==> design/flow/design.v <==
module instruction_fetch (
  input clk,
  input rstn,
  input suspend_cpu,
  input       pc_take_branch,    
  input [7:0] pc_branch_target,  
  output [7:0] pc_instruction_address
);
reg [7:0] pc;
always @(posedge clk or negedge rstn) begin
  if (rstn == 1'b0) begin
    pc <= 8'd0;
  end else if (pc_take_branch == 1'b1) begin
    pc <= pc_branch_target;
  end else if (suspend_cpu == 1'b0) begin
    pc <= pc + 8'd1;
  end
end
assign pc_instruction_address = pc;
endmodule
module instruction_decode (
  input clk,
  input rstn,
  input suspend_cpu,
  input [20:0] instruction,
  input [15:0] wb_regfile_writeback,  
  input  [3:0] wb_rd_id,              
  input        wb_reg_write,          
  output reg [4:0] opcode,
  output reg alu_src,
  output reg mem_branch,
  output reg mem_write,
  output reg mem_read,
  output reg reg_write,
  output reg mem_to_reg,
  output reg sema_read,
  output reg sema_write,
  output reg  [3:0] rd_id,
  output reg [15:0] rs1,
  output reg [15:0] rs2,
  output reg [15:0] imm
);
localparam ADD = 5'd0;
localparam SUB = 5'd1;
localparam MUL = 5'd2;
localparam DIV = 5'd3;
localparam AND = 5'd4;
localparam OR = 5'd5;
localparam XOR = 5'd6;
localparam NOT = 5'd7;
localparam ADDI = 5'd8;
localparam SUBI = 5'd9;
localparam MULI = 5'd10;
localparam DIVI = 5'd11;
localparam ANDI = 5'd12;
localparam ORI = 5'd13;
localparam XORI = 5'd14;
localparam SHL = 5'd15;
localparam SHR = 5'd16;
localparam SHLI = 5'd17;
localparam SHRI = 5'd18;
localparam BEQ = 5'd19;
localparam BNE = 5'd20;
localparam BGT = 5'd21;
localparam BLT = 5'd22;
localparam CEQ = 5'd23;
localparam CNE = 5'd24;
localparam CGT = 5'd25;
localparam CLT = 5'd26;
localparam LD = 5'd27;
localparam ST = 5'd28;
localparam SEMA_RD = 5'd29;
localparam SEMA_WR = 5'd30;
localparam JALR = 5'd31;
wire [4:0] op_i;
wire [3:0] rs1_id;
wire [3:0] rs2_id;
wire [7:0] i_imm;
wire [7:0] b_imm;
reg [15:0] regfile [1:15];
assign op_i   = instruction[4:0];
assign i_imm  = instruction[20:13];
assign b_imm  = {instruction[20:17], instruction[8:5]};
assign rs1_id = instruction[12:9];
assign rs2_id = instruction[16:13];
wire [15:0] rs1_val = (rs1_id == 4'd0) ? 16'd0 : regfile[rs1_id];
wire [15:0] rs2_val = (rs2_id == 4'd0) ? 16'd0 : regfile[rs2_id];
always @(posedge clk or negedge rstn) begin
  if (rstn == 1'b0) begin
    opcode <= 5'd0;
    alu_src <= 1'b0;
    mem_branch <= 1'b0;
    mem_write <= 1'b0;
    mem_read <= 1'b0;
    reg_write <= 1'b0;
    mem_to_reg <= 1'b0;
    sema_read <= 1'b0;
    sema_write <= 1'b0;
    rd_id <= 4'd0;
    rs1 <= 16'd0;
    rs2 <= 16'd0;
    imm <= 16'd0;
  end else if (suspend_cpu == 1'b0) begin
    opcode <= op_i;
    rd_id <= instruction[8:5];
    rs1 <= rs1_val;
    rs2 <= rs2_val;
    alu_src <= 1'b0;
    mem_branch <= 1'b0;
    mem_write <= 1'b0;
    mem_read <= 1'b0;
    reg_write <= 1'b0;
    mem_to_reg <= 1'b0;
    sema_read <= 1'b0;
    sema_write <= 1'b0;
    imm <= 16'd0;
    case (op_i)
      ADD, SUB, MUL, DIV, AND, OR, XOR, NOT, SHL, SHR: begin
        reg_write <= 1'b1;
      end
      ADDI, SUBI, MULI, DIVI, ANDI, ORI, XORI, SHLI, SHRI: begin
        alu_src <= 1'b1;
        reg_write <= 1'b1;
        imm <= {8'd0, i_imm};
      end
      BEQ, BNE, BGT, BLT: begin
        mem_branch <= 1'b1;
        imm <= {8'd0, b_imm};
      end
      CEQ, CNE, CGT, CLT: begin
        sema_write <= 1'b1;
      end
      LD: begin
        mem_read <= 1'b1;
        reg_write <= 1'b1;
        mem_to_reg <= 1'b1;
        imm <= {8'd0, i_imm};
      end
      ST: begin
        mem_write <= 1'b1;
        imm <= {8'd0, i_imm};
      end
      SEMA_RD: begin
        reg_write <= 1'b1;
        mem_to_reg <= 1'b1;
        sema_read <= 1'b1;
      end
      SEMA_WR: begin
        sema_write <= 1'b1;
      end
      JALR: begin
        mem_branch <= 1'b1;
        reg_write <= 1'b1;
      end
      default: begin
      end
    endcase
  end
end
integer i_reg;
always @(posedge clk or negedge rstn) begin
  if (rstn == 1'b0) begin
    for (i_reg = 1; i_reg < 16; i_reg = i_reg + 1) begin
      regfile[i_reg] <= 16'd0;
    end
  end else if ((wb_reg_write == 1'b1) && (wb_rd_id != 4'd0)) begin
    regfile[wb_rd_id] <= wb_regfile_writeback;
  end
end
endmodule
module instruction_execute (
  input  clk,
  input  rstn,
  input  suspend_cpu,
  output phase_done,
  input [4:0] id_opcode,
  input [7:0] id_pc,       
  input id_alu_src,
  input id_mem_branch,
  input id_mem_write,
  input id_mem_read,
  input id_reg_write,
  input id_mem_to_reg,
  input id_sema_read,
  input id_sema_write,
  input [3:0]  id_rd_id,
  input [15:0] id_rs1,
  input [15:0] id_rs2,
  input [15:0] id_imm,
  output reg [15:0] alu_result,
  output reg  [7:0] branch_target_address,
  output reg        branch_taken,
  output reg  [3:0] ex_rd_id,
  output reg        ex_mem_branch,
  output reg        ex_mem_write,
  output reg        ex_mem_read,
  output reg        ex_reg_write,
  output reg        ex_mem_to_reg,
  output reg        ex_sema_read,
  output reg        ex_sema_write,
  output reg  [7:0] ex_mem_addr,
  output reg [15:0] ex_mem_write_data
);
localparam ADD = 5'd0;
localparam SUB = 5'd1;
localparam MUL = 5'd2;
localparam DIV = 5'd3;
localparam AND = 5'd4;
localparam OR = 5'd5;
localparam XOR = 5'd6;
localparam NOT = 5'd7;
localparam ADDI = 5'd8;
localparam SUBI = 5'd9;
localparam MULI = 5'd10;
localparam DIVI = 5'd11;
localparam ANDI = 5'd12;
localparam ORI = 5'd13;
localparam XORI = 5'd14;
localparam SHL = 5'd15;
localparam SHR = 5'd16;
localparam SHLI = 5'd17;
localparam SHRI = 5'd18;
localparam BEQ = 5'd19;
localparam BNE = 5'd20;
localparam BGT = 5'd21;
localparam BLT = 5'd22;
localparam CEQ = 5'd23;
localparam CNE = 5'd24;
localparam CGT = 5'd25;
localparam CLT = 5'd26;
localparam JALR = 5'd31;
wire [15:0] alu_in1;
wire [15:0] alu_in2;
reg  [15:0] alu_single_cycle_out;
reg         cond;
wire is_multi_cycle = (id_opcode == MUL) || (id_opcode == MULI) ||
                      (id_opcode == DIV) || (id_opcode == DIVI);
wire is_div = (id_opcode == DIV) || (id_opcode == DIVI);
assign alu_in1 = id_rs1;
assign alu_in2 = (id_alu_src == 1'b1) ? id_imm : id_rs2;
always @(*) begin
  case (id_opcode)
    ADD, ADDI: alu_single_cycle_out = alu_in1 + alu_in2;
    SUB, SUBI: alu_single_cycle_out = alu_in1 - alu_in2;
    AND, ANDI: alu_single_cycle_out = alu_in1 & alu_in2;
    OR, ORI:   alu_single_cycle_out = alu_in1 | alu_in2;
    XOR, XORI: alu_single_cycle_out = alu_in1 ^ alu_in2;
    NOT:       alu_single_cycle_out = ~alu_in1;
    SHL, SHLI: alu_single_cycle_out = alu_in1 << alu_in2[3:0];
    SHR, SHRI: alu_single_cycle_out = alu_in1 >> alu_in2[3:0];
    JALR:      alu_single_cycle_out = {8'd0, id_pc};
    default:   alu_single_cycle_out = 16'b0;
  endcase
end
always @(*) begin
  case (id_opcode)
    BEQ, CEQ: cond = (alu_in1 == alu_in2);
    BNE, CNE: cond = (alu_in1 != alu_in2);
    BGT, CGT: cond = (alu_in1 > alu_in2);
    BLT, CLT: cond = (alu_in1 < alu_in2);
    JALR:     cond = 1'b1;
    default:  cond = 1'b0;
  endcase
end
reg [15:0] mul_acc;
reg [16:0] div_temp;
reg [15:0] dividend;
reg [15:0] divisor;
reg [15:0] multiplicand;
reg  [4:0] cycle_count;
wire [16:0] div_shift = {div_temp[15:0], dividend[15]};
wire [16:0] div_diff  = div_shift - {1'b0, divisor};
always @(posedge clk or negedge rstn) begin
  if (rstn == 1'b0) begin
    mul_acc <= 16'd0;
    div_temp <= 17'd0;
    dividend <= 16'd0;
    divisor <= 16'd0;
    multiplicand <= 16'd0;
    cycle_count <= 5'd0;
  end else if ((suspend_cpu == 1'b0) && is_multi_cycle) begin
    if (cycle_count == 5'd0) begin
      mul_acc <= 16'd0;
      div_temp <= 17'd0;
      multiplicand <= alu_in1;
      dividend <= is_div ? alu_in1 : alu_in2;
      divisor <= alu_in2;
      cycle_count <= 5'd1;
    end else if (cycle_count <= 5'd16) begin
      if (is_div) begin
        if (div_diff[16] == 1'b0) begin
          div_temp <= div_diff;
          dividend <= {dividend[14:0], 1'b1};
        end else begin
          div_temp <= div_shift;
          dividend <= {dividend[14:0], 1'b0};
        end
      end else begin
        if (dividend[0]) begin
          mul_acc <= mul_acc + multiplicand;
        end
        multiplicand <= multiplicand << 1;
        dividend <= dividend >> 1;
      end
      cycle_count <= cycle_count + 5'd1;
    end
  end else begin
    cycle_count <= 5'd0;
  end
end
assign phase_done = is_multi_cycle ? (cycle_count == 5'd17) : 1'b1;
always @(posedge clk or negedge rstn) begin
  if (rstn == 1'b0) begin
    alu_result    <= 16'd0;
    branch_target_address <= 8'd0;
    branch_taken  <= 1'b0;
    ex_rd_id      <= 4'b0;
    ex_mem_branch <= 1'b0;
    ex_mem_write  <= 1'b0;
    ex_mem_read   <= 1'b0;
    ex_reg_write  <= 1'b0;
    ex_mem_to_reg <= 1'b0;
    ex_sema_read  <= 1'b0;
    ex_sema_write <= 1'b0;
    ex_mem_addr   <= 8'd0;
    ex_mem_write_data <= 16'd0;
  end else if ((suspend_cpu == 1'b0) && phase_done) begin
    alu_result    <= is_multi_cycle ? (is_div ? dividend : mul_acc) : alu_single_cycle_out;
    branch_target_address <= (id_opcode == JALR) ? alu_in1[7:0] : id_imm[7:0];
    branch_taken  <= cond;
    ex_rd_id      <= id_rd_id;
    ex_mem_branch <= id_mem_branch;
    ex_mem_write  <= id_mem_write;
    ex_mem_read   <= id_mem_read;
    ex_reg_write  <= id_reg_write;
    ex_mem_to_reg <= id_mem_to_reg;
    ex_sema_read  <= id_sema_read;
    ex_sema_write <= id_sema_write;
    ex_mem_addr   <= id_imm[7:0];
    ex_mem_write_data <= (id_opcode == CEQ || id_opcode == CNE ||
                          id_opcode == CGT || id_opcode == CLT) ? {15'd0, cond} : id_rs1;
  end
end
endmodule
module memory_access (
  input clk,
  input rstn,
  input suspend_cpu,
  output phase_done,
  input sema_valid,
  input sema_data_in,
  input sema_is_empty,
  output sema_ready,
  output sema_write,
  output sema_data_out,
  input [15:0] ex_alu_result,
  input  [7:0] ex_branch_target_address,
  input        ex_branch_taken,
  input  [3:0] ex_rd_id,
  input        ex_mem_branch,
  input        ex_mem_write,
  input        ex_mem_read,
  input        ex_reg_write,
  input        ex_mem_to_reg,
  input        ex_sema_read,
  input        ex_sema_write,
  input  [7:0] ex_mem_addr,
  input [15:0] ex_mem_write_data,
  input [15:0] data_memory_read_data,
  output  [7:0] data_memory_address,
  output        data_memory_write_en,
  output [15:0] data_memory_write_data,
  output reg [15:0] mem_alu_result,
  output reg  [3:0] mem_rd_id,
  output reg        mem_reg_write,
  output            mem_take_branch,
  output      [7:0] mem_branch_target_address
);
assign data_memory_address = ex_mem_addr;
assign data_memory_write_en = ex_mem_write & ~suspend_cpu;
assign data_memory_write_data = ex_mem_write_data;
assign mem_take_branch = ex_branch_taken & ex_mem_branch & ~suspend_cpu;
assign mem_branch_target_address = ex_branch_target_address;
assign sema_write    = ex_sema_write & ~suspend_cpu;
assign sema_data_out = ex_mem_write_data[0];
assign sema_ready    = ex_sema_read & ~suspend_cpu;
assign phase_done = ex_sema_write ? sema_is_empty :
                    ex_sema_read  ? sema_valid    : 1'b1;
always @(posedge clk or negedge rstn) begin
  if (rstn == 1'b0) begin
    mem_alu_result <= 16'd0;
    mem_rd_id      <= 4'd0;
    mem_reg_write  <= 1'b0;
  end else if ((suspend_cpu == 1'b0) && phase_done) begin
    if (ex_mem_to_reg == 1'b1) begin
      mem_alu_result <= ex_sema_read ? {15'd0, sema_data_in} : data_memory_read_data;
    end else begin
      mem_alu_result <= ex_alu_result;
    end
    mem_rd_id      <= ex_rd_id;
    mem_reg_write  <= ex_reg_write;
  end
end
endmodule
module register_writeback (
  input suspend_cpu,
  input [15:0] mem_alu_result,
  input  [3:0] mem_rd_id,
  input        mem_reg_write,
  output [15:0] wb_regfile_writeback,
  output  [3:0] wb_rd_id,
  output        wb_reg_write
);
assign wb_reg_write = mem_reg_write & ~suspend_cpu;
assign wb_rd_id = mem_rd_id;
assign wb_regfile_writeback = mem_alu_result;
endmodule
module byte_unit_top (
  input clk,
  input rstn,
  output  [7:0] imem_addr,
  input  [20:0] imem_data,
  output  [7:0] dmem_addr,
  output        dmem_we,
  output [15:0] dmem_wdata,
  input  [15:0] dmem_rdata,
  input  sema_valid_i,  
  input  sema_data_i,   
  output sema_ready_o,  
  input  sema_is_empty_i,  
  output sema_write_o,     
  output sema_data_o,      
  output halted
);
wire [7:0]  if_instruction_address_o;
reg  [20:0] if_instruction;
wire [4:0]  id_opcode_o;
wire        id_alu_src_o;
wire        id_mem_branch_o;
wire        id_mem_write_o;
wire        id_mem_read_o;
wire        id_reg_write_o;
wire        id_mem_to_reg_o;
wire        id_sema_read_o;
wire        id_sema_write_o;
wire [3:0]  id_rd_id_o;
wire [15:0] id_rs1_o;
wire [15:0] id_rs2_o;
wire [15:0] id_imm_o;
wire        ex_phase_done_o;
wire [15:0] ex_alu_result_o;
wire  [7:0] ex_branch_target_address_o;
wire        ex_branch_taken_o;
wire  [3:0] ex_rd_id_o;
wire        ex_mem_branch_o;
wire        ex_mem_write_o;
wire        ex_mem_read_o;
wire        ex_reg_write_o;
wire        ex_mem_to_reg_o;
wire        ex_sema_read_o;
wire        ex_sema_write_o;
wire  [7:0] ex_mem_addr_o;
wire [15:0] ex_mem_write_data_o;
wire        mem_phase_done_o;
wire [15:0] mem_alu_result_o;
wire [3:0]  mem_rd_id_o;
wire        mem_reg_write_o;
wire        mem_take_branch_o;
wire  [7:0] mem_branch_target_address_o;
wire [15:0] wb_regfile_writeback_o;
wire  [3:0] wb_rd_id_o;
wire        wb_reg_write_o;
localparam [2:0] IF = 3'd0, ID = 3'd1, EX = 3'd2, MEM = 3'd3, WB = 3'd4, HALT = 3'd5;
reg [2:0] cpu_phase;
wire if_suspend_cpu_i  = (cpu_phase != IF);
wire id_suspend_cpu_i  = (cpu_phase != ID);
wire ex_suspend_cpu_i  = (cpu_phase != EX);
wire mem_suspend_cpu_i = (cpu_phase != MEM);
wire wb_suspend_cpu_i  = (cpu_phase != WB);
always @(posedge clk or negedge rstn) begin
  if (rstn == 1'b0) begin
    cpu_phase <= IF;
  end else begin
    case (cpu_phase)
      IF:  cpu_phase <= (&imem_data) ? HALT : ID;
      ID:  cpu_phase <= EX;
      EX:  if (ex_phase_done_o) cpu_phase <= MEM;
      MEM: if (mem_phase_done_o) cpu_phase <= WB;
      WB:  cpu_phase <= IF;
      default: cpu_phase <= HALT;
    endcase
  end
end
always @(posedge clk or negedge rstn) begin
  if (rstn == 1'b0) begin
    if_instruction <= {{16{1'b0}}, 5'b01111};  
  end else if (if_suspend_cpu_i == 1'b0) begin
    if_instruction <= imem_data;
  end
end
assign imem_addr = if_instruction_address_o;
assign halted = (cpu_phase == HALT);
instruction_fetch instruction_fetch_inst (
  .clk (clk),
  .rstn (rstn),
  .suspend_cpu (if_suspend_cpu_i),
  .pc_take_branch (mem_take_branch_o),
  .pc_branch_target (mem_branch_target_address_o),
  .pc_instruction_address (if_instruction_address_o)
);
instruction_decode instruction_decode_inst (
  .clk (clk),
  .rstn (rstn),
  .suspend_cpu (id_suspend_cpu_i),
  .instruction (if_instruction),
  .wb_regfile_writeback (wb_regfile_writeback_o),
  .wb_reg_write (wb_reg_write_o),
  .wb_rd_id (wb_rd_id_o),
  .opcode (id_opcode_o),
  .alu_src (id_alu_src_o),
  .mem_branch (id_mem_branch_o),
  .mem_write (id_mem_write_o),
  .mem_read (id_mem_read_o),
  .reg_write (id_reg_write_o),
  .mem_to_reg (id_mem_to_reg_o),
  .sema_read (id_sema_read_o),
  .sema_write (id_sema_write_o),
  .rd_id (id_rd_id_o),
  .rs1 (id_rs1_o),
  .rs2 (id_rs2_o),
  .imm (id_imm_o)
);
instruction_execute instruction_execute_inst (
  .clk (clk),
  .rstn (rstn),
  .suspend_cpu (ex_suspend_cpu_i),
  .phase_done (ex_phase_done_o),
  .id_opcode (id_opcode_o),
  .id_pc (if_instruction_address_o),
  .id_alu_src (id_alu_src_o),
  .id_mem_branch (id_mem_branch_o),
  .id_mem_write (id_mem_write_o),
  .id_mem_read (id_mem_read_o),
  .id_reg_write (id_reg_write_o),
  .id_mem_to_reg (id_mem_to_reg_o),
  .id_sema_read (id_sema_read_o),
  .id_sema_write (id_sema_write_o),
  .id_rd_id (id_rd_id_o),
  .id_rs1 (id_rs1_o),
  .id_rs2 (id_rs2_o),
  .id_imm (id_imm_o),
  .alu_result (ex_alu_result_o),
  .branch_target_address (ex_branch_target_address_o),
  .branch_taken (ex_branch_taken_o),
  .ex_rd_id (ex_rd_id_o),
  .ex_mem_branch (ex_mem_branch_o),
  .ex_mem_write (ex_mem_write_o),
  .ex_mem_read (ex_mem_read_o),
  .ex_reg_write (ex_reg_write_o),
  .ex_mem_to_reg (ex_mem_to_reg_o),
  .ex_sema_read (ex_sema_read_o),
  .ex_sema_write (ex_sema_write_o),
  .ex_mem_addr (ex_mem_addr_o),
  .ex_mem_write_data (ex_mem_write_data_o)
);
memory_access memory_access_inst (
  .clk (clk),
  .rstn (rstn),
  .suspend_cpu (mem_suspend_cpu_i),
  .phase_done (mem_phase_done_o),
  .sema_valid (sema_valid_i),
  .sema_data_in (sema_data_i),
  .sema_is_empty (sema_is_empty_i),
  .sema_ready (sema_ready_o),
  .sema_write (sema_write_o),
  .sema_data_out (sema_data_o),
  .ex_alu_result (ex_alu_result_o),
  .ex_branch_target_address (ex_branch_target_address_o),
  .ex_branch_taken (ex_branch_taken_o),
  .ex_rd_id (ex_rd_id_o),
  .ex_mem_branch (ex_mem_branch_o),
  .ex_mem_write (ex_mem_write_o),
  .ex_mem_read (ex_mem_read_o),
  .ex_reg_write (ex_reg_write_o),
  .ex_mem_to_reg (ex_mem_to_reg_o),
  .ex_sema_read (ex_sema_read_o),
  .ex_sema_write (ex_sema_write_o),
  .ex_mem_addr (ex_mem_addr_o),
  .ex_mem_write_data (ex_mem_write_data_o),
  .data_memory_read_data (dmem_rdata),
  .data_memory_address (dmem_addr),
  .data_memory_write_en (dmem_we),
  .data_memory_write_data (dmem_wdata),
  .mem_alu_result (mem_alu_result_o),
  .mem_rd_id (mem_rd_id_o),
  .mem_reg_write (mem_reg_write_o),
  .mem_take_branch (mem_take_branch_o),
  .mem_branch_target_address (mem_branch_target_address_o)
);
register_writeback register_writeback_inst (
  .suspend_cpu (wb_suspend_cpu_i),
  .mem_alu_result (mem_alu_result_o),
  .mem_rd_id (mem_rd_id_o),
  .mem_reg_write (mem_reg_write_o),
  .wb_regfile_writeback (wb_regfile_writeback_o),
  .wb_rd_id (wb_rd_id_o),
  .wb_reg_write (wb_reg_write_o)
);
endmodule
==> design/flow/run.sh <==
#!/bin/bash
# the make line also repeats each setting of config.mk as NAME=value (left out here)
make -C /OpenROAD-flow-scripts/flow DESIGN_CONFIG=/design/flow/config.mk WORK_HOME=/design/flow/orfs CLKGATE_MAP_FILE= finish
==> design/flow/config.mk <==
export PLATFORM = sky130hd
export DESIGN_NAME = byte_unit_top
export DESIGN_NICKNAME = byte_unit_top
export VERILOG_FILES = /design/flow/design.v
export SDC_FILE = /design/flow/constraint.sdc
export NUM_CORES = 4
export LEC_CHECK = 0
export ABC_AREA = 1
export CAP_MARGIN = 10
export CELL_PAD_IN_SITES_DETAIL_PLACEMENT = 2
export CELL_PAD_IN_SITES_GLOBAL_PLACEMENT = 1
export CORE_ASPECT_RATIO = 1.86
export CORE_MARGIN = 10
export CORE_UTILIZATION = 43
export CTS_CLUSTER_DIAMETER = 246
export CTS_CLUSTER_SIZE = 59
export MIN_ROUTING_LAYER = met2
export PLACE_DENSITY = 0.72
export SETUP_SLACK_MARGIN = -0.24
export SLEW_MARGIN = 5
==> design/flow/constraint.sdc <==
create_clock -name core_clock -period 3.07 [get_ports {clk}]
set_input_delay 0.6140 -clock core_clock [delete_from_list [all_inputs] [get_ports {clk}]]
set_output_delay 0.6140 -clock core_clock [all_outputs]
set_load 0.01 [all_outputs]
==> run_results.csv, run 1 <==
group,metric,value,unit
run_status,status,"stopped before the end",
run_status,stop_stage,"global routing",
run_status,error,"[ERROR GRT-0116] Global routing finished with congestion. Check the congestion regions in the DRC Viewer.",
synthesis,ys_chip_area,29200,µm²
clocking,root_buffer,"clkbuf_16",
synthesis,ys_warn_count,6,
clocking,cts_setup_buffers,0,
synthesis,ff_type,"dfrtp_1",
placement,place_congestion,1.25,
floorplan,dieArea,79200,µm²
clocking,cts_buffer_depth,3,
floorplan,io_pins,79,
synthesis,async_reset_ff_frac,1.00,
grt,grt-ovfl-total,101,
synthesis,ys_cells,4031,
synthesis,synth.distinct_cells,56,
synthesis,simple_gate_area_frac,0.251,
synthesis,synth-edff-count,0,
synthesis,yosys.area_share.adder,0.0388,
floorplan,die_h,375,µm
synthesis,ys_top_cells_by_count,"1055 x nand2_1, 541 x o21ai_0, 489 x dfrtp_1, 477 x inv_1, 310 x nand3_1",
clocking,numCtsBuffers,12,
synthesis,syn-num-nets,4161,
placement,pre_cts_ws,-100,ps
synthesis,ys_seq_share,0.423,
synthesis,yosysTopAreaCell,"dfrtp_1",
clocking,cts.sinks,493,
clocking,ctsHtreeMaxLevel,1,
synthesis,xor_share,0.00691,
floorplan,core-area,67300,µm²
synthesis,topCellsByArea,"dfrtp_1 42%, nand2_1 14%, o21ai_0 9.3%",
synthesis,synth.logic.top_family,"simple AND/OR/NAND/NOR gates",
placement,place_inst,5022,
floorplan,die_w,211,µm
placement,dp_hpwl,150,mm
synthesis,most_common_cell,"nand2_1",
synthesis,synth-seq-cells,493,
synthesis,synth_area,29200,µm²
floorplan,rows,130,
synthesis,syn_area_per_cell,7.24,µm²
synthesis,syn_inst,4031,
grt,grt_usage,0.775,
placement,numPortBuffers,78,
synthesis,ys_sh_mux,0,
synthesis,top_cell_area_share,0.420,
floorplan,initial_core_util,0.433,
synthesis,yosys.area_share.aoi,0.187,
[layer usage]
layer,GRT overflow,global-route usage
met1,-,-
met5,2,0.316
met2,46,0.865
met3,8,0.770
met4,45,0.683
[through the flow]
step | area [µm²] | total power, mW | utilization | hold WS (ps)
3_5_place_dp | 32200 | 28.6 | 0.478 | 478
4_1_cts | 32600 | 31.8 | 0.484 | 474
3_3_place_gp | 32200 | 26.5 | 0.478 | 456
2_1_floorplan | 29200 | 18.5 | - | 318
[repair_timing]
action | 4_1_cts
setup endpoints to repair | 3
gates cloned | 0
gates resized | 3
hold endpoints to repair | 44
hold buffers | 1
==> run 2, diff against run 1 <==
- CAP_MARGIN: 10 -> 20
- CELL_PAD_IN_SITES_DETAIL_PLACEMENT: 2 -> unset
- CELL_PAD_IN_SITES_GLOBAL_PLACEMENT: 1 -> unset
- CORE_ASPECT_RATIO: 1.86 -> unset
- CORE_MARGIN: 10 -> 2
- CORE_UTILIZATION: 43 -> 40
- CTS_CLUSTER_DIAMETER: 246 -> unset
- CTS_CLUSTER_SIZE: 59 -> 32
- MIN_ROUTING_LAYER: met2 -> unset
- PLACE_DENSITY: 0.72 -> unset
- SETUP_SLACK_MARGIN: -0.24 -> unset
- SLEW_MARGIN: 5 -> 20
- clock period: 3.07 -> 4.14 ns (I/O delays scaled with it)
==> run 2 against run 1 <==
Compared with the run above: the run now finishes clean; synthesized cell count is the same; area after synthesis is the same; die area shrank 5.1%.
==> run_results.csv, run 2 <==
group,metric,value,unit
detailed_routing,vias,28600,
synthesis,synth_area,29200,µm²
clocking,numCtsBuffers,58,
detailed_routing,postRouteAntennaNets,0,
final_layout,stdcell_count,5059,
worst_setup_path,crit_path_max_fanout,11,
synthesis,synth.distinct_cells,56,
worst_setup_path,critPathBufInv,2,
worst_setup_path,critical_path.max_stage_delay,870,ps
placement,numPortBuffers,78,
final_layout,fillers,7525,
placement,place_congestion,1.04,
timing,fin_ws,614,ps
timing,hold_violations,0,
synthesis,ys_cells,4031,
synthesis,ys_chip_area,29200,µm²
timing,slew_headroom,0.249,
timing,worstMarginPinSlew,1110,ps
power,seq_power_share,0.302,
detailed_routing,dr.pass1.iters,6,
power,seq_power,7.16,mW
clocking,clkTransAtPathRegs,60,ps
flow_run,warnings,59,
floorplan,initial_core_util,0.402,
timing,rsz0062_at_grt,"false",
worst_setup_path,path_class,"reg2reg",
timing,fin_crit,3530,ps
worst_setup_path,startpoint,"instruction_decode_inst.alu_src$_DFFE_PN0P_",
floorplan,die_w,274,µm
synthesis,yosys.area_share.adder,0.0388,
detailed_routing,wire_per_inst,22.8,µm
worst_setup_path,reg2reg_depth,13,
timing,clock_skew,43.4,ps
synthesis,most_common_cell,"nand2_1",
worst_setup_path,r2r_start,"instruction_decode_inst.alu_src$_DFFE_PN0P_",
synthesis,simple_gate_area_frac,0.251,
timing,whs,169,ps
worst_setup_path,crit_end,"instruction_execute_inst.alu_result[10]$_DFFE_PN0P_",
synthesis,ys_warn_count,6,
timing,max_freq,284,MHz
placement,place_area,31000,µm²
grt,antenna_found_initial,3,
worst_setup_path,cp_cell_sequence,"buf_4 > o21ai_0 > ha_1 > inv_1 > nand2_1 > nor2_1 > nand3_1 > nand3_1 > nand2_1 > nand3_1 > nand4_1 > nor2_1 > nor2_1",
synthesis,ys_top_cells_by_count,"1055 x nand2_1, 541 x o21ai_0, 489 x dfrtp_1, 477 x inv_1, 310 x nand3_1",
timing,finalMaxSlewViolations,0,
floorplan,io_pins,79,
worst_setup_path,cp-start-kind,"flop",
synthesis,ff_type,"dfrtp_1",
final_layout,area_growth,13.3,%
synthesis,synth-seq-cells,493,
synthesis,ys_sh_mux,0,
synthesis,top_cell_area_share,0.420,
run_status,status,"complete, no violations",
clocking,clock.latency.late_pin,670,ps
synthesis,async_reset_ff_frac,1.00,
clocking,cts_setup_buffers,0,
placement,pre_cts_ws,727,ps
hold_path,hold_class,"in2async",
clocking,cts.sinks,493,
power,p_clk,5.55,mW
timing,min_period_over_period,0.852,
grt,grt_pass1_vias,27400,
worst_setup_path,slowest_stage,"o21ai_0",
timing,finalSetupViolCount,0,
power,pwr-share-comb,0.463,
placement,place_inst,4950,
worst_setup_path,path_delay_family,"simple AND/OR/NAND/NOR gates",
placement,dp_hpwl,85.5,mm
power,intPower,12.5,mW
detailed_routing,drc_errors,0,
worst_setup_path,arrival,4050,ps
detailed_routing,drtIter0Drc,2896,
clocking,cts_resized,0,
detailed_routing,drt-total-wl,115,mm
worst_setup_path,endpoint_kind,"flop",
clocking,cts_hold_buf,0,
synthesis,syn-num-nets,4161,
worst_setup_path,critPathRequiredTime,4660,ps
floorplan,rows,99,
synthesis,synth.logic.top_family,"simple AND/OR/NAND/NOR gates",
clocking,ctsHtreeMaxLevel,2,
power,cellPowerDensity,717,nW/µm²
synthesis,synth-edff-count,0,
power,max-vdd-ir-drop,0.395,mV
timing,fin_tns_setup,0,ps
synthesis,syn_area_per_cell,7.24,µm²
floorplan,dieArea,75100,µm²
synthesis,ys_seq_share,0.423,
floorplan,die_h,274,µm
synthesis,yosysTopAreaCell,"dfrtp_1",
power,p_switching,11.2,mW
power,switching_share,0.474,
power,p_comb,11.0,mW
power,clockPowerShare,0.234,
synthesis,topCellsByArea,"dfrtp_1 42%, nand2_1 14%, o21ai_0 9.3%",
synthesis,xor_share,0.00691,
synthesis,yosys.area_share.aoi,0.187,
grt,grt_usage,0.307,
power,p_leak,15.2,nW
worst_setup_path,r2r_slack,610,ps
power,top_power_group,"combinational logic",
worst_setup_path,r2r_end,"instruction_execute_inst.alu_result[10]$_DFFE_PN0P_",
floorplan,core-area,72600,µm²
grt,grt-ovfl-total,0,
grt,grt_pass1_wl,174,mm
clocking,cts_buffer_depth,3,
synthesis,syn_inst,4031,
detailed_routing,viasPerCell,5.66,
grt,grt_start_max_net_pins,84,
clocking,cts_tree,"yes",
final_layout,stdcell_area,33000,µm²
flow_run,max_cap_viol_count,0,
worst_setup_path,cp.depth,13,
final_layout,nets,4181,
clocking,root_buffer,"clkbuf_16",
## run 2: metrics by stage
stage / total power, mW / utilization
global route: 25.1 / 0.455
CTS: 23.5 / 0.455
global placement: 17.9 / 0.426
finish: 23.7 / 0.455
detailed placement: 17.9 / 0.427
floorplan: 13.7 / -
## run 2: layout make-up
class | count | area [µm²] | share of cell area
diodes | 2 | 5.00 | 0.000151
clock buffers | 88 | 1740 | 0.0528
clock inverters | 19 | 314 | 0.00950
inverters | 504 | 1900 | 0.0576
multi-input cells | 2848 | 14100 | 0.428
flip-flops and latches | 493 | 12300 | 0.374
well taps | 959 | 1200 | 0.0363
repair buffers | 146 | 1390 | 0.0421
## run 2: metal layers
metal / track usage / vias to the layer above / part of all wire
met1: 0.401 / 13600 / 0.41
met3: 0.0472 / 361 / 0.075
met4: 0.185 / 2 / 0.071
met2: 0.480 / 1288 / 0.44
met5: 0 / - / 0.00011
li1: - / 13400 / -
==> run 3, diff against run 2 <==
- ABC_AREA: 1 -> unset
- CORE_UTILIZATION: 40 -> 65
- CTS_CLUSTER_SIZE: 32 -> unset
- SETUP_SLACK_MARGIN: unset -> 0.79
- clock period: 4.14 -> 3.31 ns (I/O delays scaled with it)
==> run 3 against run 2 <==
Compared with the run above: the layout now fails its checks (negative hold slack); die area shrank 39%; final cell count shrank 28%; count of clock-buffer cells in the layout shrank 17; flip-flop count is the same; critical path depth shrank 4; non-clock buffer count grew 156; critical endpoint is now instruction_execute_inst.ex_mem_write_data[0]$_DFFE_PN0P_; worst setup slack lost 420 ps; global-route usage grew 16 points; routed wire length shrank 7.3%; design area grew 3.1%; power shrank 47%.
==> run_results.csv, run 3 <==
group,metric,value,unit
power,cellPowerDensity,370,nW/µm²
power,p_comb,202,µW
clocking,root_buffer,"clkbuf_16",
detailed_routing,postRouteAntennaNets,0,
worst_setup_path,reg2reg_depth,9,
timing,fin_crit,3120,ps
clocking,cts_tree,"yes",
power,pwr-share-comb,0.016,
worst_setup_path,endpoint_kind,"flop",
hold_path,hold_class,"in2async",
grt,grt-ovfl-total,0,
clocking,clock.latency.late_pin,640,ps
worst_setup_path,crit_end,"instruction_execute_inst.ex_mem_write_data[0]$_DFFE_PN0P_",
synthesis,syn_area_per_cell,9.98,µm²
detailed_routing,drt-total-wl,107,mm
power,total_power,12.6,mW
synthesis,xor_share,0.0111,
final_layout,postLayoutCoreUtil,0.789,
grt,grt_start_max_net_pins,75,
floorplan,core-area,43200,µm²
timing,clock_skew,26.7,ps
grt,grt_usage,0.465,
floorplan,die_w,213,µm
worst_setup_path,arrival,3660,ps
synthesis,synth.distinct_cells,98,
final_layout,nets,3139,
grt,grtUsageMet1,0.578,
synthesis,ys_cells,2858,
synthesis,synth-seq-cells,493,
grt,grt_pass1_wl,159,mm
synthesis,syn-num-nets,2988,
worst_setup_path,path_delay_family,"AND-OR/OR-AND gates",
power,seq_power,6.03,mW
worst_setup_path,critical_path.max_stage_delay,530,ps
grt,grtUsageMet3,0.150,
synthesis,ys_chip_area,28500,µm²
placement,dp_hpwl,69.1,mm
placement,place_area,30700,µm²
synthesis,yosysTopAreaCell,"dfrtp_1",
worst_setup_path,r2r_end,"instruction_execute_inst.ex_mem_write_data[0]$_DFFE_PN0P_",
timing,worstMarginPinSlew,1240,ps
power,p_switching,2.75,mW
power,max-vdd-ir-drop,0.482,mV
grt,met2_usage,0.705,
timing,finalSetupViolCount,0,
clocking,numCtsBuffers,51,
placement,numPortBuffers,78,
power,intPower,9.84,mW
timing,hold_violations,10,
timing,max_freq,321,MHz
clocking,cts.sinks,493,
worst_setup_path,critPathBufInv,0,
grt,grt_pass1_vias,26500,
flow_run,warnings,64,
power,switching_share,0.218,
worst_setup_path,startpoint,"instruction_decode_inst.alu_src$_DFFE_PN0P_",
final_layout,stdcell_area,34100,µm²
synthesis,topCellsByArea,"dfrtp_1 43%, mux2_2 11%, nand2_1 4.7%",
timing,slew_headroom,0.173,
floorplan,dieArea,45600,µm²
run_status,so_faults,"negative hold slack",
final_layout,stdcell_count,3633,
synthesis,yosys.area_share.aoi,0.182,
synthesis,yosys.area_share.adder,0.0397,
worst_setup_path,cp_cell_sequence,"mux2i_4 > ha_4 > or3b_4 > and3_4 > a2111o_1 > a31oi_4 > mux2i_1 > a31oi_1 > a221oi_1",
detailed_routing,dr.pass1.iters,9,
worst_setup_path,r2r_start,"instruction_decode_inst.alu_src$_DFFE_PN0P_",
floorplan,initial_core_util,0.660,
timing,rsz0062_at_grt,"true",
power,top_power_group,"the clock network",
clocking,cts_buffer_depth,3,
clocking,clkTransAtPathRegs,60,ps
power,clockPowerShare,0.505,
power,p_clk,6.36,mW
placement,pre_cts_ws,41.6,ps
run_status,status,"failed layout checks",
clocking,cts_hold_buf,0,
floorplan,rows,76,
synthesis,synth-edff-count,0,
detailed_routing,viasPerCell,7.38,
power,p_leak,15.6,nW
floorplan,io_pins,79,
worst_setup_path,critPathRequiredTime,3850,ps
worst_setup_path,cp-start-kind,"flop",
worst_setup_path,r2r_slack,190,ps
clocking,ctsHtreeMaxLevel,2,
worst_setup_path,cp.depth,9,
worst_setup_path,crit_path_max_fanout,6,
timing,whs,-19.1,ps
synthesis,ys_top_cells_by_count,"489 x dfrtp_1, 359 x nand2_1, 266 x mux2_2, 180 x nor2_1, 150 x clkbuf_1",
synthesis,synth_area,28500,µm²
placement,place_inst,3480,
timing,min_period_over_period,0.942,
synthesis,ys_seq_share,0.433,
synthesis,most_common_cell,"dfrtp_1",
detailed_routing,vias,26800,
placement,place_congestion,1.01,
worst_setup_path,path_class,"reg2reg",
synthesis,ff_type,"dfrtp_1",
detailed_routing,drtIter0Drc,4063,
timing,fin_tns_setup,0,ps
synthesis,async_reset_ff_frac,1.00,
flow_run,max_cap_viol_count,0,
timing,fin_ws,192,ps
synthesis,synth.logic.top_family,"AND-OR/OR-AND gates",
worst_setup_path,slowest_stage,"dfrtp_2",
timing,finalMaxSlewViolations,0,
power,seq_power_share,0.479,
synthesis,ys_sh_mux,0.150,
final_layout,area_growth,19.4,%
grt,top_usage_layer,"met2",
synthesis,ys_warn_count,6,
grt,antenna_found_initial,2,
floorplan,die_h,213,µm
synthesis,syn_inst,2858,
synthesis,simple_gate_area_frac,0.144,
detailed_routing,drc_errors,0,
synthesis,top_cell_area_share,0.429,
detailed_routing,wire_per_inst,29.5,µm
run 3: timing repair:
item                                    4_1_cts  5_1_grt
gates resized                               117      101
endpoints found under the setup margin      105      165
pin swaps                                    32       46
buffers inserted                             38       21
gates cloned                                  1        1
run 3: routing by layer:
layer | routed length [µm] | share of wire | vias up
met5 | 0 | 0 | -
met4 | 8920 | 0.083 | 0
met3 | 13900 | 0.13 | 722
met2 | 46800 | 0.44 | 2116
met1 | 37400 | 0.35 | 13000
li1 | - | - | 10900
run 3: layout make-up:
class	instances	area, µm²
diodes	1	2.50
clock buffers	71	1510
clock inverters	20	333
fillers	2725	9120
inverters	81	309
multi-input cells	2080	16100
flip-flops and latches	493	12400
well taps	585	732
repair buffers	302	2710
==> run 4, diff against run 3 <==
- ABC_AREA: unset -> 0
- CAP_MARGIN: 20 -> 5
- CELL_PAD_IN_SITES_DETAIL_PLACEMENT: unset -> 0
- CELL_PAD_IN_SITES_GLOBAL_PLACEMENT: unset -> 0
- CORE_UTILIZATION: 65 -> 72
- CTS_CLUSTER_DIAMETER: unset -> 246
- PLACE_DENSITY_LB_ADDON: unset -> 0.01
- SETUP_SLACK_MARGIN: 0.79 -> 0.56
- clock period: 3.31 -> 2.16 ns (I/O delays scaled with it)
==> run 4 against run 3 <==
Compared with the run above: the run now fails in clock tree synthesis; die area shrank 9.5%; synthesized cell count did not move; area after synthesis unchanged.
==> run_results.csv, run 4 <==
group,metric,value,unit
run_status,status,"stopped before the end",
run_status,stop_stage,"clock tree synthesis",
run_status,error,"[ERROR DPL-0038] Utilization greater than 100%, impossible to legalize",
floorplan,dieArea,41200,µm²
synthesis,ys_sh_mux,0.150,
floorplan,io_pins,79,
floorplan,die_h,203,µm
synthesis,yosys.area_share.adder,0.0397,
floorplan,initial_core_util,0.734,
synthesis,yosysTopAreaCell,"dfrtp_1",
synthesis,xor_share,0.0111,
synthesis,syn_area_per_cell,9.98,µm²
synthesis,async_reset_ff_frac,1.00,
synthesis,synth-seq-cells,493,
placement,dp_hpwl,79.6,mm
synthesis,ff_type,"dfrtp_1",
floorplan,rows,72,
placement,numPortBuffers,78,
synthesis,ys_cells,2858,
synthesis,top_cell_area_share,0.429,
floorplan,core-area,38800,µm²
synthesis,syn-num-nets,2988,
synthesis,synth_area,28500,µm²
synthesis,topCellsByArea,"dfrtp_1 43%, mux2_2 11%, nand2_1 4.7%",
synthesis,synth-edff-count,0,
synthesis,simple_gate_area_frac,0.144,
placement,place_congestion,1.09,
synthesis,ys_chip_area,28500,µm²
synthesis,ys_top_cells_by_count,"489 x dfrtp_1, 359 x nand2_1, 266 x mux2_2, 180 x nor2_1, 150 x clkbuf_1",
synthesis,syn_inst,2858,
synthesis,ys_seq_share,0.433,
synthesis,synth.logic.top_family,"AND-OR/OR-AND gates",
synthesis,synth.distinct_cells,98,
floorplan,die_w,203,µm
synthesis,ys_warn_count,6,
synthesis,most_common_cell,"dfrtp_1",
synthesis,yosys.area_share.aoi,0.182,
==> run 4: per-stage QoR <==
| step | setup slack, ps | setup TNS, ps | total power, mW | area (µm²) | cells |
|---|---|---|---|---|---|
| 2_1_floorplan | -1000 | -18260 | 9.41 | 30100 | 2858 |
| 3_3_place_gp | -1040 | -20870 | 9.72 | 34700 | 3767 |
| 3_5_place_dp | -1130 | -30140 | 9.73 | 34700 | 3767 |
==> run 5, diff against run 4 <==
- ABC_AREA: 0 -> 1
- CAP_MARGIN: 5 -> 20
- CELL_PAD_IN_SITES_DETAIL_PLACEMENT: 0 -> unset
- CELL_PAD_IN_SITES_GLOBAL_PLACEMENT: 0 -> unset
- CORE_UTILIZATION: 72 -> 41
- CTS_CLUSTER_DIAMETER: 246 -> unset
- CTS_CLUSTER_SIZE: unset -> 92
- GPL_TIMING_DRIVEN: unset -> 0
- MAX_ROUTING_LAYER: unset -> met4
- PLACE_DENSITY_LB_ADDON: 0.01 -> 0.05
- SETUP_SLACK_MARGIN: 0.56 -> 1.13
- TNS_END_PERCENT: unset -> 75
- clock period: 2.16 -> 5.27 ns (I/O delays scaled with it)
==> run 5 against run 4 <==
Compared with the run above: the run now finishes clean; area after synthesis rose by 2.3%; die area rose by 78%; synthesized cell count up 41%.
==> run_results.csv, run 5 <==
group,metric,value,unit
worst_setup_path,r2r_end,"instruction_execute_inst.ex_mem_write_data[0]$_DFFE_PN0P_",
detailed_routing,dr.pass1.iters,6,
synthesis,syn_area_per_cell,7.24,µm²
clocking,cts_tree,"yes",
synthesis,ys_chip_area,29200,µm²
power,p_leak,15.2,nW
detailed_routing,met3_length,8.02,mm
power,cellPowerDensity,575,nW/µm²
grt,grt_start_max_net_pins,99,
hold_path,hold_class,"in2async",
clocking,clkTransAtPathRegs,60,ps
floorplan,die_w,271,µm
worst_setup_path,critical_path.max_stage_delay,540,ps
placement,dp_hpwl,105,mm
worst_setup_path,reg2reg_depth,14,
synthesis,synth.logic.top_family,"simple AND/OR/NAND/NOR gates",
synthesis,synth-edff-count,0,
floorplan,rows,97,
detailed_routing,postRouteAntennaNets,0,
worst_setup_path,arrival,2750,ps
worst_setup_path,critPathRequiredTime,4220,ps
grt,grt_pass1_wl,197,mm
power,seq_power,5.71,mW
power,pwr-share-comb,0.486,
synthesis,async_reset_ff_frac,1.00,
detailed_routing,drtIter0Drc,2996,
worst_setup_path,r2r_start,"instruction_decode_inst.alu_src$_DFFE_PN0P_",
floorplan,die_h,271,µm
synthesis,top_cell_area_share,0.420,
floorplan,io_pins,79,
synthesis,ys_warn_count,6,
timing,rsz0062_at_grt,"false",
final_layout,stdcell_area,33200,µm²
synthesis,ys_sh_mux,0,
grt,antenna_found_initial,0,
final_layout,postLayoutCoreUtil,0.472,
timing,min_period_over_period,0.722,
grt,grt_pass1_vias,28400,
power,p_switching,9.50,mW
synthesis,yosys.area_share.aoi,0.187,
worst_setup_path,crit_end,"sema_ready_o",
power,p_clk,4.09,mW
timing,slew_headroom,0.177,
timing,fin_tns_setup,0,ps
power,max-vdd-ir-drop,0.288,mV
synthesis,ys_top_cells_by_count,"1055 x nand2_1, 541 x o21ai_0, 489 x dfrtp_1, 477 x inv_1, 310 x nand3_1",
flow_run,warnings,59,
synthesis,most_common_cell,"nand2_1",
final_layout,stdcell_count,5161,
timing,fin_ws,1460,ps
clocking,cts.sinks,493,
detailed_routing,wire_per_inst,26.3,µm
worst_setup_path,critPathBufInv,3,
synthesis,synth-seq-cells,493,
clocking,cts_setup_buffers,0,
power,top_power_group,"combinational logic",
detailed_routing,top_layer_used,"met4",
placement,place_inst,5055,
placement,numPortBuffers,78,
worst_setup_path,cp_cell_sequence,"clkinv_1 > clkbuf_1 > nor2_1 > clkdlybuf4s50_1",
run_status,status,"complete, no violations",
worst_setup_path,r2r_slack,1490,ps
flow_run,max_cap_viol_count,0,
power,switching_share,0.498,
synthesis,topCellsByArea,"dfrtp_1 42%, nand2_1 14%, o21ai_0 9.3%",
synthesis,ys_seq_share,0.423,
detailed_routing,drt-met1-wl,54.2,mm
synthesis,synth.distinct_cells,56,
clocking,cts_hold_buf,0,
detailed_routing,drc_errors,0,
synthesis,ys_cells,4031,
final_layout,fillers,7304,
worst_setup_path,path_class,"reg2out",
timing,whs,418,ps
worst_setup_path,path_delay_family,"buffers and inverters",
synthesis,syn-num-nets,4161,
detailed_routing,viasPerCell,5.71,
placement,place_area,31300,µm²
power,seq_power_share,0.299,
timing,worstMarginPinSlew,1230,ps
placement,place_congestion,1.09,
synthesis,simple_gate_area_frac,0.251,
power,total_power,19.1,mW
clocking,numCtsBuffers,57,
power,p_comb,9.27,mW
power,intPower,9.58,mW
final_layout,area_growth,13.8,%
worst_setup_path,cp-start-kind,"flop",
timing,finalMaxSlewViolations,0,
grt,grt_usage,0.380,
synthesis,syn_inst,4031,
timing,finalSetupViolCount,0,
grt,grt-ovfl-total,0,
timing,clock_skew,64.0,ps
clocking,root_buffer,"clkbuf_16",
power,clockPowerShare,0.215,
timing,hold_violations,0,
detailed_routing,met2_length,63.5,mm
worst_setup_path,cp.depth,4,
detailed_routing,drt-total-wl,136,mm
synthesis,yosysTopAreaCell,"dfrtp_1",
final_layout,nets,4304,
worst_setup_path,endpoint_kind,"primary output",
synthesis,xor_share,0.00691,
worst_setup_path,slowest_stage,"dfrtp_1",
clocking,ctsHtreeMaxLevel,2,
worst_setup_path,startpoint,"instruction_execute_inst.ex_sema_read$_DFFE_PN0P_",
worst_setup_path,crit_path_max_fanout,10,
timing,max_freq,263,MHz
synthesis,yosys.area_share.adder,0.0388,
detailed_routing,vias,29500,
clocking,cts_buffer_depth,3,
placement,pre_cts_ws,1610,ps
synthesis,ff_type,"dfrtp_1",
floorplan,dieArea,73300,µm²
timing,fin_crit,3810,ps
floorplan,core-area,70300,µm²
synthesis,synth_area,29200,µm²
clocking,cts_resized,0,
clocking,clock.latency.late_pin,680,ps
floorplan,initial_core_util,0.415,
run 5: cell type report:
cell class / count / area (µm²) / area share
multi-input cells: 2848 / 14100 / 0.425
flip-flops and latches: 493 / 12300 / 0.372
inverters: 504 / 1900 / 0.0573
clock buffers: 80 / 1590 / 0.0480
well taps: 940 / 1180 / 0.0354
repair buffers: 84 / 931 / 0.0281
plain buffers: 186 / 826 / 0.0249
clock inverters: 24 / 304 / 0.00916
diodes: 2 / 5.00 / 0.000151
run 5: layer usage:
layer / up-vias / GRT usage
li1: 13700 / -
met1: 14300 / 0.462
met2: 1186 / 0.610
met3: 355 / 0.0428
met4: 0 / 0.226
met5: - / -
==> run 6, diff against run 5 <==
- ABC_AREA: 1 -> unset
- CORE_UTILIZATION: 41 -> 30
- CTS_CLUSTER_SIZE: 92 -> unset
- GPL_TIMING_DRIVEN: 0 -> unset
- MAX_ROUTING_LAYER: met4 -> unset
- PLACE_DENSITY_LB_ADDON: 0.05 -> unset
- SETUP_SLACK_MARGIN: 1.13 -> unset
- TNS_END_PERCENT: 75 -> unset
- clock period: 5.27 -> 6.17 ns (I/O delays scaled with it)
==> run 6 against run 5 <==
Compared with the run above: count of clock-buffer cells in the layout decreased by 12; clock skew shrank 12 ps; power decreased by 65%; sequential share of layout area grew 0.58 points; largest power group is now the clock network; final cell count down 19%; area after synthesis is 2.2% lower; core utilization is 13 points lower; register-to-register slack improved by 210 ps; hold slack better by 36 ps; first-iteration DRC count shrank 3.5%; synthesized cell count down 29%.
==> run_results.csv, run 6 <==
group,metric,value,unit
grt,grt_pass1_wl,153,mm
detailed_routing,dr.pass1.iters,9,
clocking,root_buffer,"clkbuf_16",
worst_setup_path,endpoint_kind,"flop",
synthesis,most_common_cell,"dfrtp_1",
flow_run,max_cap_viol_count,0,
hold_path,hold_class,"reg2reg",
grt,grt-ovfl-total,0,
timing,fin_crit,4470,ps
detailed_routing,postRouteAntennaNets,0,
synthesis,top_cell_area_share,0.429,
worst_setup_path,critPathRequiredTime,6650,ps
floorplan,initial_core_util,0.301,
worst_setup_path,crit_path_max_fanout,26,
synthesis,synth-seq-cells,493,
worst_setup_path,cp.depth,12,
detailed_routing,drt-total-wl,102,mm
grt,antenna_found_initial,2,
detailed_routing,viasPerCell,5.82,
worst_setup_path,reg2reg_depth,12,
synthesis,synth.logic.top_family,"AND-OR/OR-AND gates",
placement,numPortBuffers,78,
worst_setup_path,slowest_stage,"dfrtp_2",
floorplan,die_h,312,µm
worst_setup_path,r2r_slack,1700,ps
clocking,clock.latency.late_pin,660,ps
floorplan,rows,113,
power,clockPowerShare,0.505,
worst_setup_path,path_delay_family,"AND-OR/OR-AND gates",
power,pwr-share-comb,0.015,
timing,max_freq,224,MHz
final_layout,nets,2993,
power,p_clk,3.41,mW
synthesis,synth.distinct_cells,98,
power,cellPowerDensity,206,nW/µm²
worst_setup_path,crit_end,"instruction_execute_inst.alu_result[10]$_DFFE_PN0P_",
grt,grt_usage,0.205,
synthesis,ys_warn_count,6,
detailed_routing,drc_errors,0,
synthesis,topCellsByArea,"dfrtp_1 43%, mux2_2 11%, nand2_1 4.7%",
synthesis,ff_type,"dfrtp_1",
synthesis,ys_cells,2858,
power,intPower,5.23,mW
clocking,clkTransAtPathRegs,70,ps
power,seq_power,3.23,mW
synthesis,syn_area_per_cell,9.98,µm²
synthesis,syn_inst,2858,
synthesis,xor_share,0.0111,
synthesis,yosys.area_share.adder,0.0397,
worst_setup_path,r2r_start,"instruction_decode_inst.alu_src$_DFFE_PN0P_",
placement,pre_cts_ws,1450,ps
clocking,numCtsBuffers,52,
run_status,status,"complete, no violations",
clocking,ctsHtreeMaxLevel,2,
floorplan,die_w,312,µm
worst_setup_path,r2r_end,"instruction_execute_inst.alu_result[10]$_DFFE_PN0P_",
timing,finalMaxSlewViolations,0,
final_layout,area_growth,14.6,%
worst_setup_path,cp_cell_sequence,"mux2i_4 > buf_4 > inv_4 > ha_1 > fa_1 > nor2b_1 > o21ai_0 > a2111o_1 > nand2_1 > mux2_2 > a2111oi_0 > a21oi_1",
synthesis,synth_area,28500,µm²
synthesis,syn-num-nets,2988,
timing,clock_skew,52.0,ps
power,top_power_group,"the clock network",
power,seq_power_share,0.480,
timing,fin_ws,1700,ps
synthesis,simple_gate_area_frac,0.144,
flow_run,warnings,65,
power,max-vdd-ir-drop,0.171,mV
timing,min_period_over_period,0.724,
grt,grt_start_max_net_pins,131,
detailed_routing,vias,24200,
worst_setup_path,startpoint,"instruction_decode_inst.alu_src$_DFFE_PN0P_",
worst_setup_path,path_class,"reg2reg",
timing,finalSetupViolCount,0,
detailed_routing,drtIter0Drc,2892,
worst_setup_path,cp-start-kind,"flop",
timing,hold_violations,0,
synthesis,async_reset_ff_frac,1.00,
power,p_comb,101,µW
timing,slew_headroom,0.204,
synthesis,yosysTopAreaCell,"dfrtp_1",
clocking,cts_setup_buffers,0,
placement,dp_hpwl,67.0,mm
clocking,cts_hold_buf,0,
power,switching_share,0.223,
clocking,cts.sinks,493,
power,p_leak,14.6,nW
clocking,cts_buffer_depth,3,
timing,worstMarginPinSlew,1190,ps
power,p_switching,1.51,mW
synthesis,ys_chip_area,28500,µm²
hold_path,hold_start,"instruction_decode_inst.reg_write$_DFFE_PN0P_",
final_layout,fillers,9550,
worst_setup_path,critical_path.max_stage_delay,780,ps
synthesis,ys_seq_share,0.433,
floorplan,io_pins,79,
power,total_power,6.74,mW
placement,place_congestion,0.959,
synthesis,ys_sh_mux,0.150,
worst_setup_path,critPathBufInv,2,
detailed_routing,num_antenna_cells,0,
detailed_routing,wire_per_inst,24.5,µm
grt,grt_pass1_vias,23700,
clocking,cts_resized,0,
timing,rsz0062_at_grt,"false",
worst_setup_path,arrival,4950,ps
hold_path,hold_end,"instruction_execute_inst.ex_reg_write$_DFFE_PN0P_",
timing,fin_tns_setup,0,ps
synthesis,yosys.area_share.aoi,0.182,
clocking,cts_tree,"yes",
floorplan,core-area,94600,µm²
floorplan,dieArea,97500,µm²
hold_path,min_path_cells,2,
synthesis,synth-edff-count,0,
synthesis,ys_top_cells_by_count,"489 x dfrtp_1, 359 x nand2_1, 266 x mux2_2, 180 x nor2_1, 150 x clkbuf_1",
run 6: metal layers:
layer | track usage | up-vias | share of wire
li1 | - | 10600 | -
met1 | 0.284 | 12100 | 0.43
met2 | 0.309 | 1216 | 0.44
met3 | 0.0465 | 317 | 0.093
met4 | 0.0818 | 2 | 0.042
met5 | 0 | - | 0.00013
run 6: per-stage QoR:
stage	std cells	util	instance area [µm²]	hold slack, ps
after floorplan	2858	-	28500	437
after global placement	4073	0.326	30800	451
after detailed placement	4073	0.326	30800	451
after CTS	4165	0.345	32700	454
after global routing	4166	0.346	32700	494
final	4166	0.346	32700	454
run 6: area by class of cell:
type	instances	area, µm²	area share
inverters	81	307	0.00938
repair buffers	155	1410	0.0430
clock inverters	24	372	0.0114
flip-flops and latches	493	12300	0.378
clock buffers	68	1460	0.0448
well taps	1265	1580	0.0484
multi-input cells	2080	15200	0.465
==> run 7, diff against run 6 <==
- CORE_UTILIZATION: 30 -> 69
- clock period: 6.17 -> 3.19 ns (I/O delays scaled with it)
==> run 7 against run 6 <==
Compared with the run above: register-to-register slack worse by 1600 ps; area after synthesis unchanged; clock skew rose by 22 ps; critical endpoint is now instruction_execute_inst.branch_taken$_DFFE_PN0P_; critical path type unchanged; combinational power is 110% higher; first-iteration DRC count grew 69%; die area shrank 56%; synthesized cell count did not move; non-clock buffer count rose by 144; sequential share of layout area decreased by 0.27 points; worst setup slack got worse by 1600 ps; largest cell class unchanged; routed wire length up 6.1%; highest routed layer is now met4.
==> run_results.csv, run 7 <==
group,metric,value,unit
run_status,status,"complete, no violations",
worst_setup_path,cp_cell_sequence,"buf_4 > mux2i_4 > buf_4 > ha_1 > buf_4 > nor4b_1 > buf_4 > nand4b_1 > nor2_1 > a21oi_1 > a31oi_1 > buf_4 > nor2_1",
floorplan,io_pins,79,
floorplan,rows,74,
synthesis,most_common_cell,"dfrtp_1",
synthesis,ys_cells,2858,
clocking,cts_tree,"yes",
clocking,root_buffer,"clkbuf_16",
timing,clock_skew,74.2,ps
floorplan,initial_core_util,0.698,
grt,grt_usage,0.503,
synthesis,ff_type,"dfrtp_1",
detailed_routing,drc_errors,0,
grt,antenna_found_initial,1,
worst_setup_path,r2r_slack,90,ps
timing,worstMarginPinSlew,1240,ps
power,top_power_group,"the clock network",
placement,pre_cts_ws,-31.9,ps
grt,grt-ovfl-total,0,
power,total_power,12.7,mW
floorplan,core-area,40800,µm²
worst_setup_path,slowest_stage,"dfrtp_2",
clocking,ctsHtreeMaxLevel,2,
timing,min_period_over_period,0.970,
synthesis,ys_chip_area,28500,µm²
hold_path,hold_class,"in2async",
worst_setup_path,endpoint_kind,"flop",
worst_setup_path,r2r_start,"instruction_decode_inst.alu_src$_DFFE_PN0P_",
synthesis,synth.distinct_cells,98,
worst_setup_path,cp_common_cell,"buf_4",
synthesis,topCellsByArea,"dfrtp_1 43%, mux2_2 11%, nand2_1 4.7%",
power,pwr-share-comb,0.017,
timing,hold_violations,0,
flow_run,max_cap_viol_count,0,
worst_setup_path,reg2reg_depth,13,
synthesis,synth-seq-cells,493,
timing,rsz0062_at_grt,"true",
worst_setup_path,crit_end,"instruction_execute_inst.branch_taken$_DFFE_PN0P_",
power,seq_power,6.25,mW
worst_setup_path,critical_path.max_stage_delay,460,ps
synthesis,yosys.area_share.aoi,0.182,
timing,finalSetupViolCount,0,
placement,place_congestion,1.03,
final_layout,nets,3135,
power,intPower,9.90,mW
worst_setup_path,critPathRequiredTime,3660,ps
clocking,cts_buffer_depth,3,
synthesis,syn_inst,2858,
synthesis,top_cell_area_share,0.429,
floorplan,die_w,207,µm
timing,finalMaxSlewViolations,0,
timing,max_freq,323,MHz
detailed_routing,wire_per_inst,30.3,µm
final_layout,area_growth,15.5,%
power,seq_power_share,0.491,
detailed_routing,vias,27100,
worst_setup_path,cp.depth,13,
worst_setup_path,r2r_end,"instruction_execute_inst.branch_taken$_DFFE_PN0P_",
power,p_comb,213,µW
power,switching_share,0.223,
detailed_routing,drtIter0Drc,4901,
synthesis,async_reset_ff_frac,1.00,
clocking,clock.latency.late_pin,650,ps
power,cellPowerDensity,387,nW/µm²
placement,dp_hpwl,71.0,mm
timing,fin_crit,3100,ps
synthesis,synth_area,28500,µm²
synthesis,yosys.area_share.adder,0.0397,
worst_setup_path,critPathBufInv,5,
synthesis,ys_seq_share,0.433,
synthesis,simple_gate_area_frac,0.144,
worst_setup_path,path_delay_family,"buffers and inverters",
detailed_routing,viasPerCell,7.57,
timing,slew_headroom,0.174,
floorplan,dieArea,43000,µm²
synthesis,ys_top_cells_by_count,"489 x dfrtp_1, 359 x nand2_1, 266 x mux2_2, 180 x nor2_1, 150 x clkbuf_1",
worst_setup_path,path_class,"reg2reg",
worst_setup_path,cp-start-kind,"flop",
power,max-vdd-ir-drop,0.577,mV
synthesis,syn_area_per_cell,9.98,µm²
power,p_switching,2.84,mW
worst_setup_path,crit_path_max_fanout,4,
synthesis,synth.logic.top_family,"AND-OR/OR-AND gates",
grt,grt_pass1_wl,165,mm
detailed_routing,drt-total-wl,108,mm
power,clockPowerShare,0.493,
synthesis,synth-edff-count,0,
detailed_routing,postRouteAntennaNets,0,
detailed_routing,dr.pass1.iters,15,
clocking,numCtsBuffers,50,
grt,grt_pass1_vias,27200,
timing,fin_ws,94.5,ps
clocking,cts.sinks,493,
placement,numPortBuffers,78,
timing,whs,11.0,ps
worst_setup_path,startpoint,"instruction_decode_inst.alu_src$_DFFE_PN0P_",
power,p_leak,15.3,nW
power,p_clk,6.28,mW
synthesis,ys_warn_count,6,
grt,grt_start_max_net_pins,71,
synthesis,xor_share,0.0111,
synthesis,syn-num-nets,2988,
flow_run,warnings,63,
synthesis,yosysTopAreaCell,"dfrtp_1",
floorplan,die_h,207,µm
clocking,clkTransAtPathRegs,70,ps
worst_setup_path,arrival,3570,ps
synthesis,ys_sh_mux,0.150,
==> run 7: what timing repair did <==
| action | CTS | global route |
|---|---|---|
| hold endpoints to repair | 0 | 0 |
| hold buffers | 0 | 0 |
| setup buffers | 0 | 2 |
| setup endpoints to repair | 0 | 12 |
| gates resized | 0 | 14 |
==> run 7: cell type report <==
cell class                 instances  area [µm²]
timing repair buffer             299        2610
tap                              532         666
clock inverter                    25         308
sequential                       493       12300
inverter                          81         307
fill                            2373        7920
multi-input combinational       2080       15200
clock buffer                      67        1440
antenna                            2        5.00
==> run 7: metrics by stage <==
step | TNS [ps] | std cells | util | cell area [µm²]
3_5_place_dp | -35.9 | 3482 | 0.761 | 31100
3_3_place_gp | 0 | 3482 | 0.761 | 31100
6_report | 0 | 3579 | 0.806 | 32900
2_1_floorplan | -44.5 | 2858 | - | 28600
4_1_cts | 0 | 3574 | 0.803 | 32800
5_1_grt | -3.63 | 3578 | 0.806 | 32900
==> run 7: per-layer routing <==
| metal | track usage | vias to the layer above | part of all wire |
|---|---|---|---|
| met5 | 0 | - | 0 |
| met4 | 0.333 | 0 | 0.092 |
| met3 | 0.186 | 882 | 0.14 |
| met2 | 0.743 | 2401 | 0.43 |
| met1 | 0.621 | 12900 | 0.34 |
| li1 | - | 10900 | - |
==> run 8, diff against run 7 <==
- CORE_UTILIZATION: 69 -> 66
- clock period: 3.19 -> 3.6 ns (I/O delays scaled with it)
==> run 8 against run 7 <==
Compared with the run above: still clean; synthesized cell count did not move; register-to-register slack improved by 150 ps; first-iteration DRC count fell by 29%; power is 10% lower; design area down 1.6%; critical path type unchanged; critical endpoint is now instruction_execute_inst.alu_result[10]$_DFFE_PN0P_; largest cell class unchanged.
==> run_results.csv, run 8 <==
group,metric,value,unit
power,p_switching,2.45,mW
final_layout,stdcell_count,3558,
synthesis,most_common_cell,"dfrtp_1",
worst_setup_path,crit_path_max_fanout,6,
worst_setup_path,critical_path.max_stage_delay,470,ps
power,p_leak,14.9,nW
worst_setup_path,reg2reg_depth,11,
clocking,ctsHtreeMaxLevel,2,
placement,dp_hpwl,67.6,mm
detailed_routing,dr.pass1.iters,7,
detailed_routing,viasPerCell,7.18,
clocking,root_buffer,"clkbuf_16",
grt,grt_pass1_vias,25600,
synthesis,yosys.area_share.aoi,0.182,
final_layout,fillers,2917,
timing,fin_crit,3350,ps
timing,max_freq,298,MHz
worst_setup_path,crit_end,"instruction_execute_inst.alu_result[10]$_DFFE_PN0P_",
detailed_routing,drtIter0Drc,3498,
synthesis,syn_inst,2858,
timing,min_period_over_period,0.931,
worst_setup_path,path_delay_family,"AND-OR/OR-AND gates",
worst_setup_path,cp_cell_sequence,"buf_4 > mux2i_4 > inv_2 > fa_1 > nor2b_1 > o21ai_0 > a2111o_1 > nand2_1 > mux2_2 > a2111oi_2 > a21oi_1",
final_layout,logic_area,15200,µm²
timing,worstMarginPinSlew,1110,ps
synthesis,synth-seq-cells,493,
worst_setup_path,endpoint_kind,"flop",
power,seq_power,5.54,mW
final_layout,nets,3064,
synthesis,ys_seq_share,0.433,
timing,fin_tns_setup,0,ps
worst_setup_path,startpoint,"instruction_decode_inst.alu_src$_DFFE_PN0P_",
synthesis,simple_gate_area_frac,0.144,
placement,place_congestion,1.01,
clocking,clock.latency.late_pin,640,ps
synthesis,syn_area_per_cell,9.98,µm²
synthesis,ys_cells,2858,
power,top_power_group,"the clock network",
hold_path,hold_class,"in2async",
final_layout,regArea,12300,µm²
synthesis,top_cell_area_share,0.429,
synthesis,synth.distinct_cells,98,
power,max-vdd-ir-drop,0.399,mV
synthesis,xor_share,0.0111,
worst_setup_path,cp-start-kind,"flop",
clocking,cts_buffer_depth,3,
synthesis,topCellsByArea,"dfrtp_1 43%, mux2_2 11%, nand2_1 4.7%",
power,intPower,8.98,mW
synthesis,ys_top_cells_by_count,"489 x dfrtp_1, 359 x nand2_1, 266 x mux2_2, 180 x nor2_1, 150 x clkbuf_1",
timing,finalSetupViolCount,0,
timing,finalMaxSlewViolations,0,
timing,slew_headroom,0.257,
worst_setup_path,slowest_stage,"a2111o_1",
clocking,cts.sinks,493,
timing,rsz0062_at_grt,"false",
power,cellPowerDensity,353,nW/µm²
detailed_routing,vias,25500,
worst_setup_path,r2r_slack,250,ps
synthesis,yosys.area_share.adder,0.0397,
synthesis,ys_chip_area,28500,µm²
power,pwr-share-comb,0.016,
clocking,cts_hold_buf,0,
worst_setup_path,path_class,"reg2reg",
flow_run,max_cap_viol_count,0,
power,total_power,11.4,mW
grt,top_usage_layer,"met2",
grt,grtUsageMet3,0.134,
synthesis,async_reset_ff_frac,1.00,
worst_setup_path,critPathRequiredTime,4090,ps
power,p_comb,186,µW
grt,grtUsageMet1,0.581,
power,p_clk,5.70,mW
clocking,cts_tree,"yes",
power,switching_share,0.215,
placement,numPortBuffers,78,
grt,grt_start_max_net_pins,102,
grt,antenna_found_initial,2,
worst_setup_path,cp.depth,11,
clocking,clkTransAtPathRegs,60,ps
detailed_routing,drc_errors,0,
synthesis,syn-num-nets,2988,
final_layout,area_growth,13.6,%
power,seq_power_share,0.485,
detailed_routing,drt-total-wl,101,mm
synthesis,synth-edff-count,0,
power,clockPowerShare,0.499,
placement,place_inst,3465,
clocking,numCtsBuffers,50,
synthesis,ff_type,"dfrtp_1",
worst_setup_path,arrival,3840,ps
floorplan,initial_core_util,0.665,
grt,grt-ovfl-total,0,
detailed_routing,wire_per_inst,28.3,µm
synthesis,synth_area,28500,µm²
synthesis,yosysTopAreaCell,"dfrtp_1",
floorplan,die_h,212,µm
flow_run,warnings,64,
grt,grt_usage,0.458,
synthesis,ys_warn_count,6,
worst_setup_path,r2r_end,"instruction_execute_inst.alu_result[10]$_DFFE_PN0P_",
floorplan,core-area,42900,µm²
synthesis,ys_sh_mux,0.150,
grt,grt_pass1_wl,154,mm
grt,met2_usage,0.692,
floorplan,rows,76,
run_status,status,"complete, no violations",
timing,clock_skew,36.8,ps
detailed_routing,postRouteAntennaNets,0,
worst_setup_path,r2r_start,"instruction_decode_inst.alu_src$_DFFE_PN0P_",
timing,hold_violations,0,
floorplan,dieArea,44900,µm²
synthesis,synth.logic.top_family,"AND-OR/OR-AND gates",
worst_setup_path,critPathBufInv,2,
floorplan,die_w,212,µm
floorplan,io_pins,79,
==> run 8: final cells by class <==
class                           instances  share of cell area
Multi-Input combinational cell       2080               0.469
Antenna cell                            1           0.0000773
Inverter                               81             0.00947
Clock inverter                         18              0.0107
Timing Repair Buffer                  228              0.0626
Sequential cell                       493               0.381
Tap cell                              585              0.0226
Clock buffer                           72              0.0446
==> run 8: metal layers <==
metal	up-vias	wire, µm
met4	2	8100
met1	12300	36700
met2	1811	43900
met5	-	13
met3	666	11900
li1	10800	-
==> run 8: stage by stage <==
stage / utilization / hold WS [ps] / setup WS [ps] / cell area, µm²
finish: 0.755 / 154 / 247 / 32400
floorplan: - / 424 / 194 / 28500
global route: 0.755 / 212 / 56.6 / 32400
CTS: 0.754 / 201 / 131 / 32300
global placement: 0.712 / 452 / 201 / 30500
detailed placement: 0.712 / 460 / 154 / 30500
==> run 8: repair_timing <==
| action | 4_1_cts | 5_1_grt |
|---|---|---|
| endpoints found under the setup margin | 0 | 1 |
| buffers inserted | 0 | 0 |
| resized | 0 | 2 |
No activity file was given, so power comes from the tool's default toggle rates.
